==> flow/design.v (excerpt) <==
module ICMS(
    input CLK,
    input RST,
    input radar_echo,
    input scan_for_target,
    input [31:0] jet_speed,
    input [31:0] max_safe_distance,
    input [5:0] wind,
    input thunderstorm,
    input [1:0] visibility,
    input signed [7:0] temperature,
    output radar_pulse_trigger,
    output [31:0] distance_to_target,
    output safe_to_engage,
    output threat_detected,
    output emergency_landing_alert,
    output [1:0] ECSU_state,  
    output [1:0] ARTAU_state
);
Size in the first run: ~110 flip-flops, ~130 I/O pins, ~25000 um2 of cells after synthesis.
Settings: LEC_CHECK=0, CAP_MARGIN=20, CORE_MARGIN=2, CORE_UTILIZATION=72, CTS_CLUSTER_DIAMETER=46, CTS_CLUSTER_SIZE=40, MAX_ROUTING_LAYER=met4, PLACE_DENSITY_LB_ADDON=0.26, SETUP_SLACK_MARGIN=3.67, SLEW_MARGIN=20; clock period 24.4 ns.
run.sh (not shown) runs the stock make flow with config.mk's settings and CLKGATE_MAP_FILE=.
The baseline never finished: it broke off in clock tree synthesis on DPL-0038.
Change:
Settings changed: CORE_UTILIZATION 72 to 66, CTS_CLUSTER_DIAMETER 46 to not set, CTS_CLUSTER_SIZE 40 to not set, MAX_ROUTING_LAYER met4 to not set, PLACE_DENSITY_LB_ADDON 0.26 to not set, SETUP_SLACK_MARGIN 3.67 to not set.
Clock period 24.4 ns to 24.5 ns, I/O delays scaled along.
=> With this change the flow never finished: it broke off in global routing (DPL-0038); die size goes up by 8.9%; area after synthesis is unchanged; synthesized cell count does not change.
Change:
Settings changed: CORE_UTILIZATION 66 to 72, CTS_CLUSTER_DIAMETER set to 396.
Clock period 24.5 ns to 15.6 ns, I/O delays scaled along.
This time the run did not get past detailed placement.
Die area decreases by 8.2%.
Synthesized cell count stays the same.
Area after synthesis stays the same.
Change:
Settings changed: CORE_UTILIZATION 72 to 40, CTS_CLUSTER_DIAMETER 396 to not set.
Clock period 15.6 ns to 30.0 ns, I/O delays scaled along.
Now the flow went through all stages and came out clean.
Synthesized area stays the same.
Die area grows by 78%.
Synthesized cell count stays the same.

## job 7375
The RTL this note starts from:
==> flow/design.v <==
`timescale 1us / 1ps
module ARTAU(
    input radar_echo,
    input scan_for_target,
    input [31:0] jet_speed,
    input [31:0] max_safe_distance,
    input RST,
    input CLK,
    output reg radar_pulse_trigger,
    output reg [31:0] distance_to_target,
    output reg threat_detected,
    output reg [1:0] ARTAU_state
);
reg [31:0] distance1;   
reg [31:0] distance2;   
reg [11:0] elapsed_time;   
reg have_prev;          
parameter c0 = 300000000;   
parameter radar_pulse_duration = 300;   
parameter max_listen_time = 2000;   
parameter assess_timeout = 3000;   
wire [40:0] echo_product = c0 * elapsed_time;
wire [40:0] echo_distance = echo_product / 2000;
wire [11:0] elapsed_ms = elapsed_time / 1000;
wire [44:0] predicted_distance = distance2 + jet_speed * elapsed_ms;
always @(posedge CLK or posedge RST) begin
    if (RST) begin
        ARTAU_state <= 2'b00;   
        radar_pulse_trigger <= 0;
        distance_to_target <= 0;
        threat_detected <= 0;
        distance1 <= 0;
        elapsed_time <= 0;
        have_prev <= 0;
    end else begin
        case (ARTAU_state)
            2'b00:   
                if (scan_for_target) begin
                    radar_pulse_trigger <= 1;
                    ARTAU_state <= 2'b01;   
                end
            2'b01:   
                if (elapsed_time < radar_pulse_duration) begin
                    radar_pulse_trigger <= 1;
                    elapsed_time <= elapsed_time + 100;   
                end else begin
                    radar_pulse_trigger <= 0;
                    elapsed_time <= 0;
                    ARTAU_state <= 2'b10;   
                end
            2'b10:   
                if (elapsed_time < max_listen_time) begin
                    if (radar_echo) begin
                        distance1 <= distance2;
                        distance2 <= echo_distance[31:0];
                        elapsed_time <= 0;
                        if (have_prev) begin
                            ARTAU_state <= 2'b11;   
                        end else begin
                            have_prev <= 1;
                            radar_pulse_trigger <= 1;
                            ARTAU_state <= 2'b01;   
                        end
                    end else begin
                        elapsed_time <= elapsed_time + 100;
                    end
                end else begin
                    ARTAU_state <= 2'b00;
                    radar_pulse_trigger <= 0;
                    distance_to_target <= 0;
                    threat_detected <= 0;
                    elapsed_time <= 0;
                    have_prev <= 0;
                end
            2'b11:   
                if (elapsed_time < assess_timeout) begin
                    distance_to_target <= distance2;
                    threat_detected <= (predicted_distance < distance1) && distance2 < max_safe_distance;
                    if (scan_for_target) begin
                        radar_pulse_trigger <= 1;
                        elapsed_time <= 0;
                        ARTAU_state <= 2'b01;   
                    end else begin
                        elapsed_time <= elapsed_time + 100;
                    end
                end else begin
                    ARTAU_state <= 2'b00;
                    radar_pulse_trigger <= 0;
                    distance_to_target <= 0;
                    threat_detected <= 0;
                    elapsed_time <= 0;
                    have_prev <= 0;
                end
        endcase
    end
end
endmodule
module ECSU(
    input CLK,
    input RST,
    input thunderstorm,
    input [5:0] wind,
    input [1:0] visibility,
    input signed [7:0] temperature,
    output reg severe_weather,
    output reg emergency_landing_alert,
    output reg [1:0] ECSU_state
);
    parameter ALL_CLEAR = 2'b00;
    parameter CAUTION = 2'b01;
    parameter HIGH_ALERT = 2'b10;
    parameter EMERGENCY = 2'b11;
    reg [1:0] current_state, next_state;
    always @(posedge CLK or posedge RST) begin
        if (RST) begin
            current_state <= ALL_CLEAR;
        end else begin
            current_state <= next_state;
        end
    end
    always @(*) begin
        severe_weather = (current_state == HIGH_ALERT) || (current_state == EMERGENCY);
        emergency_landing_alert = (current_state == EMERGENCY);
        ECSU_state = current_state;
    end
    always @(*) begin
        next_state = current_state;
        case (current_state)
            ALL_CLEAR: begin
                if (wind >= 11 && wind <= 15)  
                    next_state = CAUTION;
                else if (visibility == 2'b01)  
                    next_state = CAUTION;
                else if (thunderstorm || wind > 15 || temperature > 35 || temperature < -35 || visibility == 2'b11) begin
                    next_state = HIGH_ALERT;
                end
            end
            CAUTION: begin
                if (wind <= 10 && visibility == 2'b00)  
                    next_state = ALL_CLEAR;
                else if (thunderstorm || wind > 15 || temperature > 35 || temperature < -35 || visibility == 2'b11) begin
                    next_state = HIGH_ALERT;
                end
            end
            HIGH_ALERT: begin
                if (temperature < -40 || temperature > 40 || wind > 20) begin
                    next_state = EMERGENCY;
                end else if (!thunderstorm && wind <= 10 && temperature >= -35 && temperature <= 35 && visibility != 2'b11) begin
                    next_state = CAUTION;
                end
            end
            EMERGENCY: begin
            end
        endcase
    end
endmodule
`timescale 1us / 1ps
module ICMS(
    input CLK,
    input RST,
    input radar_echo,
    input scan_for_target,
    input [31:0] jet_speed,
    input [31:0] max_safe_distance,
    input [5:0] wind,
    input thunderstorm,
    input [1:0] visibility,
    input signed [7:0] temperature,
    output radar_pulse_trigger,
    output [31:0] distance_to_target,
    output safe_to_engage,
    output threat_detected,
    output emergency_landing_alert,
    output [1:0] ECSU_state,  
    output [1:0] ARTAU_state
);
   wire severe_weather;
   ARTAU artau_inst (
       .radar_echo(radar_echo),
       .scan_for_target(scan_for_target),
       .jet_speed(jet_speed),
       .max_safe_distance(max_safe_distance),
       .RST(RST),
       .CLK(CLK),
       .radar_pulse_trigger(radar_pulse_trigger),
       .distance_to_target(distance_to_target),
       .threat_detected(threat_detected),
       .ARTAU_state(ARTAU_state)
   );
   ECSU ecsu_inst (
       .CLK(CLK),
       .RST(RST),
       .thunderstorm(thunderstorm),
       .wind(wind),
       .visibility(visibility),
       .temperature(temperature),
       .severe_weather(severe_weather),
       .emergency_landing_alert(emergency_landing_alert),
       .ECSU_state(ECSU_state)
   );
   assign safe_to_engage = (threat_detected) && (!severe_weather);
endmodule
Settings: LEC_CHECK=0, ABC_AREA=1, CAP_MARGIN=20, CORE_MARGIN=2, CORE_UTILIZATION=72, CTS_CLUSTER_DIAMETER=396, CTS_CLUSTER_SIZE=97, SETUP_SLACK_MARGIN=3.39, SLEW_MARGIN=20, TNS_END_PERCENT=5; clock period 11.4 ns.
Flow for job 7375 halted at 5_1_grt, error code GRT-0116.
> inputs changed (job 7375 -> job 5517)
- CORE_UTILIZATION changed from 72 to 40
- ABC_AREA removed (was 1)
- CTS_CLUSTER_SIZE removed (was 97)
- TNS_END_PERCENT removed (was 5)
- CTS_CLUSTER_DIAMETER removed (was 396)
- SETUP_SLACK_MARGIN removed (was 3.39)
- the clock period (ns, I/O delays scaled along) changed from 11.4 to 29.0
Findings:
The flow did not stop early for job 5517: all stages ran, and the layout cleared the timing, design-rule and antenna checks. Global placer's final weighted congestion: job 5517 < job 7375. Compared with job 7375, in job 5517 number of distinct library cells after synthesis has increased, chip area in the Yosys report higher. In the flow results for job 5517 and job 7375, the number of resized instances in the post-cts repair step is larger on job 7375.
> inputs changed (job 5517 -> job 6336)
- SETUP_SLACK_MARGIN now 1.25, previously not set
## What came out
Job 6336: done, clean on timing, DRC and antenna
Taking job 5517 as the reference, in job 6336 global-route met2 utilization went up 0.19 points; critical path depth saw an increase; synthesis-to-finish area growth has increased; worst hold slack shows no meaningful change; post-layout worst setup margin higher.
The inputs of job 9961 differ from those of job 6336 as listed below.
- SETUP_SLACK_MARGIN: 1.25 -> 5.0
- CTS_CLUSTER_SIZE: unset -> 73
- CORE_UTILIZATION: 40 -> 67
- the clock period (ns, I/O delays scaled along): 29.0 -> 30.4
==> comparison <==
Compared job 9961 vs job 6336, and inserted tap cell count is down in job 9961. From job 6336 to job 9961 the numbers moved as follows: met1 routing resource usage after global routing saw an increase, worst setup slack after layout decreased by 0.027 ns relative to the old numbers, final cell utilization of the core went up by 40 points. Between job 9961 and job 6336, number of instances in the placed design is higher for job 6336, job 9961 comes in under that. Job 9961: full flow OK, the timing, design-rule and antenna checks passed.
